== job 101 ==
==> flow/design.v <==
module ALU(
    clk,
    rst_n,
    valid,
    ready,
    mode,
    in_A,
    in_B,
    out
);
    input         clk, rst_n;
    input         valid;
    input  [1:0]  mode;  
    output        ready;
    input  [31:0] in_A, in_B;
    output [63:0] out;
    parameter IDLE = 3'd0;
    parameter MUL  = 3'd1;
    parameter DIV  = 3'd2;
    parameter AND = 3'd3;
    parameter OR = 3'd4;
    parameter OUT  = 3'd5;
    reg  [ 2:0] state, state_nxt;
    reg  [ 4:0] counter, counter_nxt;
    reg  [63:0] shreg, shreg_nxt;
    reg  [31:0] alu_in, alu_in_nxt;
    reg  [32:0] alu_out;
    reg         ready;
    assign out = shreg;
    always @(*) begin
        if(state==OUT) ready = 1;
        else ready = 0;
    end
    always @(*) begin
        case(state)
            IDLE: begin
                if(!valid)                state_nxt = IDLE;
                else if(valid && mode==0) state_nxt = MUL;
                else if(valid && mode==1) state_nxt = DIV;
                else if(valid && mode==2) state_nxt = AND;
                else                      state_nxt = OR;
            end
            MUL : state_nxt = (counter==31) ? OUT : MUL;
            DIV : state_nxt = (counter==31) ? OUT : DIV;
            AND : state_nxt = OUT;
            OR  : state_nxt = OUT;
            OUT : state_nxt = IDLE;
            default : state_nxt = IDLE;
        endcase
    end
    always @(*) begin
        if(state==MUL && counter<31) begin
            counter_nxt = counter + 1;
        end
        else if(state==DIV && counter<31) begin
            counter_nxt = counter + 1;
        end
        else begin
            counter_nxt = 0;
        end
    end
    always @(*) begin
        case(state)
            IDLE: begin
                if (valid) begin
                    alu_in_nxt = in_B;
                end
                else begin
                    alu_in_nxt = 0;
                end
            end
            OUT : begin
                alu_in_nxt = 0;
            end
            default: begin
                alu_in_nxt = alu_in;
            end
        endcase
    end
    always @(*) begin
        case(state)
            IDLE: alu_out = 0;
            MUL : begin
                if(shreg[0]==1)
                    alu_out = alu_in + shreg[63:32];
                else
                    alu_out = shreg[63:32];
            end
            DIV : begin
                if(shreg[62:31]>=alu_in) begin
                    alu_out = shreg[62:31] - alu_in;
                end
                else begin 
                    alu_out = shreg[62:31];
                end
            end
            AND : alu_out = shreg[31:0] & alu_in;
            OR  : alu_out = shreg[31:0] | alu_in;
            OUT : alu_out = 0;
            default : alu_out = 0;
        endcase
    end
    always @(*) begin
        case(state)
            IDLE: begin
                if (valid) begin
                    shreg_nxt[31:0] = in_A;
                    shreg_nxt[63:32] = 32'b0;
                end
                else begin
                    shreg_nxt[31:0] = 0;
                    shreg_nxt[63:32] = 32'b0;
                end
            end
            MUL : begin
                shreg_nxt = {alu_out, shreg[31:1]};
            end
            DIV : begin
                shreg_nxt = {alu_out[31:0], shreg[30:0], (shreg[62:31]>=alu_in)};
            end
            AND : shreg_nxt = {31'b0, alu_out};
            OR  : shreg_nxt = {31'b0, alu_out};
            OUT :  
            shreg_nxt = shreg;
            default :  
            shreg_nxt = shreg;
        endcase
    end
    always @(posedge clk or negedge rst_n) begin
        if (!rst_n) begin
            state <= IDLE;
            counter <= 0;
            shreg <= 0;
            alu_in <= 0;
        end
        else begin
            state <= state_nxt;
            counter <= counter_nxt;
            shreg <= shreg_nxt;
            alu_in <= alu_in_nxt;
        end
    end
endmodule
clock: 2.36 ns
lec_check: 0
abc_area: 1
cap_margin: 0
cell_pad_in_sites_detail_placement: 0
cell_pad_in_sites_global_placement: 1
core_margin: 10
core_utilization: 52
cts_cluster_size: 62
min_routing_layer: met2
setup_slack_margin: 0.61
slew_margin: 20
run.sh (not shown) runs the stock make flow with config.mk's settings and CLKGATE_MAP_FILE=.
Stage in which a tool error killed job 101: global routing.
Changes in job 102 relative to job 101:
# job 101
export LEC_CHECK = 0
export ABC_AREA = 1
export CAP_MARGIN = 0
export CELL_PAD_IN_SITES_DETAIL_PLACEMENT = 0
export CELL_PAD_IN_SITES_GLOBAL_PLACEMENT = 1
export CORE_MARGIN = 10
export CORE_UTILIZATION = 52
export CTS_CLUSTER_SIZE = 62
export MIN_ROUTING_LAYER = met2
export SETUP_SLACK_MARGIN = 0.61
export SLEW_MARGIN = 20
create_clock -name core_clock -period 2.36 [get_ports {clk}]
# job 102
export LEC_CHECK = 0
export CAP_MARGIN = 20
export CELL_PAD_IN_SITES_DETAIL_PLACEMENT = 0
export CELL_PAD_IN_SITES_GLOBAL_PLACEMENT = 0
export CORE_MARGIN = 2
export CORE_UTILIZATION = 45
export SETUP_SLACK_MARGIN = 0.61
export SLEW_MARGIN = 20
create_clock -name core_clock -period 2.36 [get_ports {clk}]
Notes after the runs:
- Looking at distinct cell type count of the synthesized netlist, job 102 sits 70% above job 101.
- From job 101 to job 102, number of buffers created by CTS did not move at all.
- Total placed cells including tap cells: lower on job 102
- What the final checks of job 102 revealed, after a flow that finished every stage, was a layout that fails on negative setup slack.
- Job 102 ends up with a post-synthesis instance area that is 12% lower than in job 101.
Setup changes, job 102 to job 103
# job 102
export LEC_CHECK = 0
export CAP_MARGIN = 20
export CELL_PAD_IN_SITES_DETAIL_PLACEMENT = 0
export CELL_PAD_IN_SITES_GLOBAL_PLACEMENT = 0
export CORE_MARGIN = 2
export CORE_UTILIZATION = 45
export SETUP_SLACK_MARGIN = 0.61
export SLEW_MARGIN = 20
create_clock -name core_clock -period 2.36 [get_ports {clk}]
# job 103
export LEC_CHECK = 0
export CAP_MARGIN = 0
export CELL_PAD_IN_SITES_DETAIL_PLACEMENT = 2
export CELL_PAD_IN_SITES_GLOBAL_PLACEMENT = 1
export CORE_MARGIN = 10
export CORE_UTILIZATION = 52
export CTS_CLUSTER_SIZE = 62
export MIN_ROUTING_LAYER = met2
export PLACE_DENSITY_LB_ADDON = 0.01
export SETUP_SLACK_MARGIN = 0.61
export SLEW_MARGIN = 20
create_clock -name core_clock -period 2.36 [get_ports {clk}]
--- outcome ---
- Job 103 vs job 102: initial core utilization up
- As far as area fraction in full adders, half adders and majority gates goes, job 102 and job 103 are indistinguishable; the numbers are identical.
- Job 103 got as far as detailed placement, where a tool error ended the run.
- Job 103 -> job 102: AND-OR/OR-AND share of the synthesized area delta 0, exact match
- Across both runs, core region area was lower for job 103 than for job 102.
- Global placement routability congestion was lower in job 102 than in job 103.
- Taking job 102 as the reference point, the number of core rows of job 103 falls by 4.
- Job 103 vs job 102 on die span in y: job 103 is the higher one.
- The die of job 103 is larger than the one used in job 102.
## Diff of input files: job 104 against job 103
# job 103
export LEC_CHECK = 0
export CAP_MARGIN = 0
export CELL_PAD_IN_SITES_DETAIL_PLACEMENT = 2
export CELL_PAD_IN_SITES_GLOBAL_PLACEMENT = 1
export CORE_MARGIN = 10
export CORE_UTILIZATION = 52
export CTS_CLUSTER_SIZE = 62
export MIN_ROUTING_LAYER = met2
export PLACE_DENSITY_LB_ADDON = 0.01
export SETUP_SLACK_MARGIN = 0.61
export SLEW_MARGIN = 20
create_clock -name core_clock -period 2.36 [get_ports {clk}]
# job 104
export LEC_CHECK = 0
export ABC_AREA = 1
export CAP_MARGIN = 20
export CORE_MARGIN = 2
export CORE_UTILIZATION = 72
export SLEW_MARGIN = 20
create_clock -name core_clock -period 3.48 [get_ports {clk}]
==> comparison <==
Job 104 completed every stage of the flow, and the final layout passed the timing, DRC and antenna checks. Job 103 → job 104: pre-placement core utilization went up; XOR/XNOR share of the synthesized area now sits lower; number of cells in the yosys synthesis report went up; die size decreased about 33%; synthesized area now sits higher. Measured against job 103, the chip area from the yosys synthesis statistics of job 104 comes out at 1.14 times the reference value.
